Setup of job 101:
==> flow/design.v (excerpt) <==
module cordic (
    input wire clk,
    input wire rst,
    input wire                        valid_i,
    input wire signed [16:0]    x_i,
    input wire signed [16:0]    y_i,
    output wire                        valid_o,
    output wire signed [16:0]    x_o,
    output wire signed [16:0]    y_o
    );
For scale: ~72 I/O pins.
Settings: LEC_CHECK=0, CAP_MARGIN=40, CELL_PAD_IN_SITES_GLOBAL_PLACEMENT=2, CORE_ASPECT_RATIO=0.59, CORE_MARGIN=8, CORE_UTILIZATION=17, CTS_CLUSTER_DIAMETER=46, GPL_ROUTABILITY_DRIVEN=0, GPL_TIMING_DRIVEN=1, MAX_ROUTING_LAYER=met5, MIN_ROUTING_LAYER=met2, PLACE_DENSITY_LB_ADDON=0.04, SETUP_SLACK_MARGIN=0.33, SLEW_MARGIN=25, TNS_END_PERCENT=35; clock period 3.09 ns.
run.sh (not shown) runs the stock make flow with config.mk's settings and CLKGATE_MAP_FILE=.
Job 101 ran in full, but the layout does not pass; the checks complain about negative setup slack.
The following lists how job 102 was set up differently from job 101:
- CELL_PAD_IN_SITES_GLOBAL_PLACEMENT no longer set, was 2
- CAP_MARGIN now 5, was 40
- CORE_ASPECT_RATIO no longer set, was 0.59
- SETUP_SLACK_MARGIN no longer set, was 0.33
- MIN_ROUTING_LAYER no longer set, was met2
- MAX_ROUTING_LAYER no longer set, was met5
- CORE_MARGIN now 2, was 8
- PLACE_DENSITY_LB_ADDON no longer set, was 0.04
- CORE_UTILIZATION now 72, was 17
- TNS_END_PERCENT no longer set, was 35
- CTS_CLUSTER_DIAMETER no longer set, was 46
- GPL_ROUTABILITY_DRIVEN no longer set, was 0
- GPL_TIMING_DRIVEN no longer set, was 1
- SLEW_MARGIN now 20, was 25
- the clock period (ns, I/O delays scaled along) now 1.55, was 3.09
Notes after the runs:
Job 102 never completed, since it errored out during detailed placement (3_5_place_dp). Diff job 101 -> job 102: mux contribution to synthesized area shows no meaningful change, total die area shows a reduction of 200000 um2, cell row count shows a reduction of 51. Initial core utilization was lower in job 101 than in job 102. Job 102 against job 101: floorplan core area moved down, height of the chip fell about 40%.
For job 103, these inputs were changed with respect to job 102:
- CAP_MARGIN changed from 5 to 20
- PLACE_DENSITY newly set to 0.66
- SETUP_SLACK_MARGIN newly set to 0.42
- the clock period (ns, I/O delays scaled along) changed from 1.55 to 4.11
[summary]
Count of distinct cell types in the synthesized netlist: job 102 vs job 103 identical
For job 103, the flow was terminated by a tool error in global routing (5_1_grt) and produced no final design.
Delta (job 103 minus job 102): multiplexer share of the synthesized area barely changed, vertical die dimension barely changed, top-level port count barely changed, last weighted congestion value of the routability-driven placer dropped about 9%.
Diff job 102..job 103 | post-synth area from yosys stat | unchanged
[inputs] job 104 vs job 103
- PLACE_DENSITY removed (was 0.66)
- SETUP_SLACK_MARGIN changed from 0.42 to -0.29
- CORE_UTILIZATION changed from 72 to 68
Findings:
Job 104 finished every stage; the final checks, however, were not passed, the failures being negative setup slack.
Job 104 against job 103: die width higher, standard-cell row count moved up, detailed placement HPWL went down by about 0.7%, pre-CTS setup slack decreased 0.13 ns, fraction of synthesis flops using an asynchronous set or reset pin stayed essentially flat.
Of job 104 and job 103, the run reporting the lower area of the die was job 103.
#### Input delta (job 105 over job 104)
- SETUP_SLACK_MARGIN removed (was -0.29)
- CORE_UTILIZATION changed from 68 to 12
- the clock period (ns, I/O delays scaled along) changed from 4.11 to 5.85
Results
- Job 105 did not stop at any stage, and its layout met the timing, design-rule and antenna checks.
- The effective utilization at floorplan in job 105 was lower than what job 104 gave.
- From job 104 to job 105 the numbers moved as follows: count of clock-buffer cells in the layout decreased 6; sum of buffers and inverters on the critical path grew by 1; final clock period utilization by the worst path shrank by 13 points.
- Multi-input gate share of total cell area, job 104 and job 105: lower on job 105
- Changes observed in job 105 relative to job 104: met3 routed wirelength now smaller, share of the final layout cell area in sequential cells moved down.
- Going from job 104 to job 105, post-cts gate resize count shrinks by 16.

---

run 1:
cordic again, from the RTL that the note above started with.
// cordic
module cordic (
    input wire clk,
    input wire rst,
    input wire                        valid_i,
    input wire signed [16:0]    x_i,
    input wire signed [16:0]    y_i,
    output wire                        valid_o,
    output wire signed [16:0]    x_o,
    output wire signed [16:0]    y_o
    );
    function [16:0] tanangle;
        input [3:0] i;
        begin
            case (i)
                4'b0000: tanangle = 17'd25735;     
                4'b0001: tanangle = 17'd15192;     
                4'b0010: tanangle = 17'd8027;      
                4'b0011: tanangle = 17'd4075;      
                4'b0100: tanangle = 17'd2045;      
                4'b0101: tanangle = 17'd1024;      
                4'b0110: tanangle = 17'd512;       
                4'b0111: tanangle = 17'd256;       
                4'b1000: tanangle = 17'd128;       
                4'b1001: tanangle = 17'd64;        
                4'b1010: tanangle = 17'd32;        
                4'b1011: tanangle = 17'd16;        
                4'b1100: tanangle = 17'd8;         
  ...
==> flow/config.mk <==
export PLATFORM = sky130hd
export DESIGN_NAME = cordic
export DESIGN_NICKNAME = cordic
export VERILOG_FILES = /design/flow/design.v
export SDC_FILE = /design/flow/constraint.sdc
export NUM_CORES = 4
export LEC_CHECK = 0
export CAP_MARGIN = 40
export CELL_PAD_IN_SITES_GLOBAL_PLACEMENT = 2
export CORE_ASPECT_RATIO = 0.59
export CORE_MARGIN = 5
export CORE_UTILIZATION = 53
export CTS_CLUSTER_DIAMETER = 46
export GPL_ROUTABILITY_DRIVEN = 0
export GPL_TIMING_DRIVEN = 1
export MAX_ROUTING_LAYER = met4
export MIN_ROUTING_LAYER = met2
export PLACE_DENSITY_LB_ADDON = 0.04
export SETUP_SLACK_MARGIN = 0.33
export SLEW_MARGIN = 20
export TNS_END_PERCENT = 35
==> flow/constraint.sdc <==
create_clock -name core_clock -period 3.09 [get_ports {clk}]
set_input_delay 0.6180 -clock core_clock [delete_from_list [all_inputs] [get_ports {clk}]]
set_output_delay 0.6180 -clock core_clock [all_outputs]
set_load 0.01 [all_outputs]
In the summary table, run 1 is marked failed, with error FLW-0024 raised in 3_1_place_gp_skip_io.
#### Input delta (run 2 over run 1)
- SETUP_SLACK_MARGIN no longer set, was 0.33
- PLACE_DENSITY_LB_ADDON no longer set, was 0.04
- TNS_END_PERCENT no longer set, was 35
- MIN_ROUTING_LAYER no longer set, was met2
- CTS_CLUSTER_DIAMETER no longer set, was 46
- CORE_MARGIN now 2, was 5
- MAX_ROUTING_LAYER no longer set, was met4
- CAP_MARGIN now 20, was 40
- CORE_UTILIZATION now 64, was 53
- GPL_TIMING_DRIVEN no longer set, was 1
- CELL_PAD_IN_SITES_GLOBAL_PLACEMENT no longer set, was 2
- GPL_ROUTABILITY_DRIVEN no longer set, was 0
- CORE_ASPECT_RATIO no longer set, was 0.59
- the clock period (ns, I/O delays scaled along) now 3.07, was 3.09
- Run 2 did not finish; a tool error ended it in 5_1_grt.
- Cmp run 1 and run 2 / width of the die / higher: run 1
- Run 2 vs run 1: die extent in y up in run 2
- [compare] base=run 1 new=run 2: summed standard-cell area reported by yosys flat, core utilization before placement up 11 points.
Changes in run 3 relative to run 2:
- CORE_UTILIZATION changed from 64 to 40
- CELL_PAD_IN_SITES_GLOBAL_PLACEMENT newly set to 2
- CORE_MARGIN changed from 2 to 7
- the clock period (ns, I/O delays scaled along) changed from 3.07 to 4.6
## What came out
- Run 3 finished end to end and its layout was clean on timing, DRC and antenna.
- Diff run 3..run 2 | synthesized cell area | unchanged
- Number of gates given a new drive strength after cts: higher on run 2
- NOTE: weighted congestion reported at the end of routability-driven placement in run 3 falls short of that of run 2
- Relative to run 2, count of H-tree levels built during CTS has increased by 1 in run 3.
- As far as count of input and output buffers goes, run 3 and run 2 are indistinguishable; the numbers are identical.
- Looking only at number of buffers created by CTS, and setting everything else aside, the lower value of run 3 and run 2 goes to run 2.
- Maximum number of buffers from clock root to sink: run 2 vs run 3 identical
- Reported for run 3 and run 2, sink count of the clock tree turned out identical to the last digit.
- Against run 2, run 3 comes in 69% higher on die area.
- Comparing run 3 and run 2, the lower total setup buffers inserted after CTS is on run 3.
### run 3 -> run 4
- setting SETUP_SLACK_MARGIN to -0.25 for the first time
- removing CELL_PAD_IN_SITES_GLOBAL_PLACEMENT (formerly 2)
- setting CTS_CLUSTER_SIZE to 31 for the first time
- changing CORE_MARGIN from 7 to 2
- changing CORE_UTILIZATION from 40 to 70
- changing the clock period (ns, I/O delays scaled along) from 4.6 to 3.98
==> comparison <==
- In run 4 relative to run 3, floorplan core area had gone down by more than a quarter.
- Of run 4 and run 3, run 4 shows the lower clock tree cell share of total cell area, with run 3 above it.
- Lower global-route track usage on met2 was reported by run 3, not run 4.
- Combinational gate area for run 4: about 2.5% up relative to run 3
- Sort run 4 and run 3 by global-route wire length before repair, descending, and run 3 comes first.
- Looking at capture point of the worst path, the genblk1[2].U.x_1[14]$_SDFF_PP0_ result is from run 4; the genblk1[5].U.x_1[15]$_SDFF_PP0_ one comes from run 3.
- No crash in run 4: every stage finished, but the layout fails its final checks due to setup timing.
- Run 4 ended with less number of inserted filler cells in the final layout than run 3.
- Run 4 vs run 3 — total routing resource utilization after global routing rose 14 points.
Input-level comparison between run 5 and run 4:
- SETUP_SLACK_MARGIN changed from -0.25 to 1.12
- CTS_CLUSTER_SIZE changed from 31 to 89
[summary]
[compare] base=run 4 new=run 5: logic depth of the worst register-to-register path increased 6; fraction of the cycle the final worst path needs increased 4.1 points; via count increased 24%.
Summary: post-layout instance area, run 5 worse than run 4
Route | run 5 vs run 4 | wire longer in run 5
The number of iterations in the first detailed-routing pass of run 5 exceeds that of run 4 by 22.
Cmp run 5 vs run 4: placed cell area lower in run 5
Every stage of run 5 finished as expected; the final checks, on the other hand, flagged capacitance limit, setup timing, which means the layout fails.
Summary: time the final worst path needs with I/O delays and setup, run 5 worse than run 4

---

Starting RTL as in the previous note.
Settings: LEC_CHECK=0, ABC_AREA=1, CAP_MARGIN=20, CELL_PAD_IN_SITES_DETAIL_PLACEMENT=2, CELL_PAD_IN_SITES_GLOBAL_PLACEMENT=1, CORE_MARGIN=3, CORE_UTILIZATION=16, CTS_CLUSTER_DIAMETER=399, GPL_ROUTABILITY_DRIVEN=0, MAX_ROUTING_LAYER=met4, PLACE_DENSITY_LB_ADDON=0.08, SETUP_SLACK_MARGIN=1.05, SLEW_MARGIN=20; clock period 4.52 ns.
Edit:
- ABC_AREA: 1 -> not set
- CELL_PAD_IN_SITES_DETAIL_PLACEMENT: 2 -> not set
- CELL_PAD_IN_SITES_GLOBAL_PLACEMENT: 1 -> not set
- CORE_MARGIN: 3 -> 2
- CORE_UTILIZATION: 16 -> 40
- CTS_CLUSTER_DIAMETER: 399 -> not set
- GPL_ROUTABILITY_DRIVEN: 0 -> not set
- MAX_ROUTING_LAYER: met4 -> not set
- PLACE_DENSITY_LB_ADDON: 0.08 -> not set
- SETUP_SLACK_MARGIN: 1.05 -> not set
- clock period: 4.52 -> 4.6 ns (I/O delays scaled with it)
Outcome: The new run finished with timing, DRC and antenna clean; wire length fell by about 43%; critical path depth fell by 1; design area fell by about 17%; clock skew fell by 0.019 ns.
Edit:
- ABC_AREA: not set -> 1
- CELL_PAD_IN_SITES_DETAIL_PLACEMENT: not set -> 1
- The new run ran to the end with no violations
- worst setup slack is better by 0.092 ns
- area after synthesis climbs by 5.0%
- non-clock buffer count drops by 168
- sequential share of layout area drops by 0.28 points
- clock-buffer cell count does not change
- worst hold slack is worse by 0.028 ns
Edit:
- CELL_PAD_IN_SITES_DETAIL_PLACEMENT: 1 -> not set
- CORE_UTILIZATION: 40 -> 72
- CTS_CLUSTER_DIAMETER: not set -> 400
- CTS_CLUSTER_SIZE: not set -> 100
- PLACE_DENSITY: not set -> 0.42
- SETUP_SLACK_MARGIN: not set -> 0.58
- clock period: 4.6 -> 2.54 ns (I/O delays scaled with it)
Outcome: With this change the flow aborted during detailed placement; synthesized cell count stays the same; synthesized area does not change; die size goes down by well over a third.
Edit:
- ABC_AREA: 1 -> not set
- CORE_UTILIZATION: 72 -> 64
- CTS_CLUSTER_DIAMETER: 400 -> not set
- CTS_CLUSTER_SIZE: 100 -> not set
- PLACE_DENSITY: 0.42 -> not set
- SETUP_SLACK_MARGIN: 0.58 -> not set
- clock period: 2.54 -> 3.04 ns (I/O delays scaled with it)
What happened: The new run never finished: it broke off in global routing. Die size increases by 7.0%. Area after synthesis decreases by 4.8%. Synthesized cell count decreases by 19%.
Edit:
- CORE_UTILIZATION: 64 -> 72
- CTS_CLUSTER_DIAMETER: not set -> 400
- CTS_CLUSTER_SIZE: not set -> 100
- clock period: 3.04 -> 2.54 ns (I/O delays scaled with it)
Result: Now the flow ended with an error in detailed placement; die area decreases by 11%; synthesized area is unchanged; synthesized cell count is unchanged.

---

The RTL this note starts from:
==> flow/design.v <==
`timescale 1ns/1ns
 `timescale 1ns/1ns
module signed_shifter (input wire [4-1:0] i,
                       input wire signed [16:0] D,
                       output reg signed [16:0] Q);
always @ *
begin
Q = D >>> i;  
end
endmodule
 `timescale 1ns/1ns
module rotator (
    input wire clk,
    input wire rst,
    input wire signed  [16:0]    x_i,
    input wire signed  [16:0]    y_i,
    output wire signed [16:0]    x_o,
    output wire signed [16:0]    y_o
    );
    parameter integer iteration             = 0;  
    parameter signed [16:0] tangle = 0;  
    reg signed [16:0] x_1;
    reg signed [16:0] y_1;
    wire signed [16:0] x_i_shifted;
    wire signed [16:0] y_i_shifted;
    signed_shifter x_shifter(iteration,x_i,x_i_shifted);
    signed_shifter y_shifter(iteration,y_i,y_i_shifted);
    always @ (posedge clk)
        if (rst) begin
            x_1 <= 0;
            y_1 <= 0;
            end else begin
            if (y_i > 0) begin   
                x_1 <= x_i + y_i_shifted;  
                y_1 <= y_i - x_i_shifted;  
                end else begin
                x_1 <= x_i - y_i_shifted;  
                y_1 <= y_i + x_i_shifted;  
            end
        end
        assign x_o = x_1;
        assign y_o = y_1;
endmodule
 `timescale 1ns/1ns
module cordic (
    input wire clk,
    input wire rst,
    input wire                        valid_i,
    input wire signed [16:0]    x_i,
    input wire signed [16:0]    y_i,
    output wire                        valid_o,
    output wire signed [16:0]    x_o,
    output wire signed [16:0]    y_o
    );
    function [16:0] tanangle;
        input [3:0] i;
        begin
            case (i)
                4'b0000: tanangle = 17'd25735;     
                4'b0001: tanangle = 17'd15192;     
                4'b0010: tanangle = 17'd8027;      
                4'b0011: tanangle = 17'd4075;      
                4'b0100: tanangle = 17'd2045;      
                4'b0101: tanangle = 17'd1024;      
                4'b0110: tanangle = 17'd512;       
                4'b0111: tanangle = 17'd256;       
                4'b1000: tanangle = 17'd128;       
                4'b1001: tanangle = 17'd64;        
                4'b1010: tanangle = 17'd32;        
                4'b1011: tanangle = 17'd16;        
                4'b1100: tanangle = 17'd8;         
                4'b1101: tanangle = 17'd4;         
                4'b1110: tanangle = 17'd2;         
                4'b1111: tanangle = 17'd1;         
            endcase
        end
    endfunction
    wire signed [16:0] x [16-1:0];
    wire signed [16:0] y [16-1:0];
    assign x[0]    = x_i < 0  ? -x_i 
                                : x_i;
    assign y[0]    = y_i < 0  ? -y_i
                                : y_i;
    assign x_o     = x[16-1];
    assign y_o     = y[16-1];
    reg [16-2:0] valid_pipe;
    always @ (posedge clk)
        if (rst)
            valid_pipe <= 0;
        else
            valid_pipe <= {valid_pipe[16-3:0], valid_i};
    assign valid_o = valid_pipe[16-2];
    genvar i;
    generate
    for(i = 0;i<16-1;i = i+1)
    begin
        rotator #(.iteration(i), .tangle(tanangle(i))) U (clk,rst,x[i],y[i],x[i+1],y[i+1]);
    end
    endgenerate
endmodule
make LEC_CHECK=0 CAP_MARGIN=40 CELL_PAD_IN_SITES_GLOBAL_PLACEMENT=2 CORE_ASPECT_RATIO=0.59 CORE_MARGIN=8 CORE_UTILIZATION=17 CTS_CLUSTER_DIAMETER=46 GPL_ROUTABILITY_DRIVEN=0 GPL_TIMING_DRIVEN=1 MAX_ROUTING_LAYER=met5 MIN_ROUTING_LAYER=met2 SETUP_SLACK_MARGIN=0.31 SLEW_MARGIN=35 TNS_END_PERCENT=15 finish   # period 3.09 ns
The first run reached the layout checks and failed them: negative setup slack.
Then changed:
==> flow/config.mk (replaced) <==
export PLATFORM = sky130hd
export DESIGN_NAME = cordic
export DESIGN_NICKNAME = cordic
export VERILOG_FILES = /design/flow/design.v
export SDC_FILE = /design/flow/constraint.sdc
export NUM_CORES = 4
export LEC_CHECK = 0
export ABC_AREA = 1
export CAP_MARGIN = 20
export CELL_PAD_IN_SITES_GLOBAL_PLACEMENT = 2
export CORE_MARGIN = 3
export CORE_UTILIZATION = 40
export GPL_ROUTABILITY_DRIVEN = 0
export PLACE_DENSITY_LB_ADDON = 0.08
export SETUP_SLACK_MARGIN = 1.05
export SLEW_MARGIN = 20
==> flow/constraint.sdc (replaced) <==
create_clock -name core_clock -period 4.29 [get_ports {clk}]
set_input_delay 0.8580 -clock core_clock [delete_from_list [all_inputs] [get_ports {clk}]]
set_output_delay 0.8580 -clock core_clock [all_outputs]
set_load 0.01 [all_outputs]
=> This time the run finished clean. Critical path depth falls by 3. Global-route usage goes up by 3.3 points. Register-to-register slack is better by 2.5 ns. Setup slack gains 2.5 ns.
Then changed:
==> flow/config.mk (replaced) <==
export PLATFORM = sky130hd
export DESIGN_NAME = cordic
export DESIGN_NICKNAME = cordic
export VERILOG_FILES = /design/flow/design.v
export SDC_FILE = /design/flow/constraint.sdc
export NUM_CORES = 4
export LEC_CHECK = 0
export CAP_MARGIN = 20
export CORE_MARGIN = 2
export CORE_UTILIZATION = 61
export SLEW_MARGIN = 20
==> flow/constraint.sdc (replaced) <==
create_clock -name core_clock -period 4.47 [get_ports {clk}]
set_input_delay 0.8940 -clock core_clock [delete_from_list [all_inputs] [get_ports {clk}]]
set_output_delay 0.8940 -clock core_clock [all_outputs]
set_load 0.01 [all_outputs]
Outcome: Setup slack got worse by 1.0 ns; cell area drops by about a fifth; clock skew drops by 0.015 ns; via count drops by about a fifth; register-to-register slack got worse by 1.0 ns.
Then changed:
--- a/flow/config.mk
+++ b/flow/config.mk
@@ -9,3 +9,3 @@
 export CORE_MARGIN = 2
-export CORE_UTILIZATION = 61
+export CORE_UTILIZATION = 40
 export SLEW_MARGIN = 20
Hold slack loses 0.0070 ns.
Sequential share of layout area came out lower by 0.56 points.
Utilization decreases by 23 points.
Die area climbs by 52%.
Area after synthesis stays the same.
Wire length increases by about 7%.
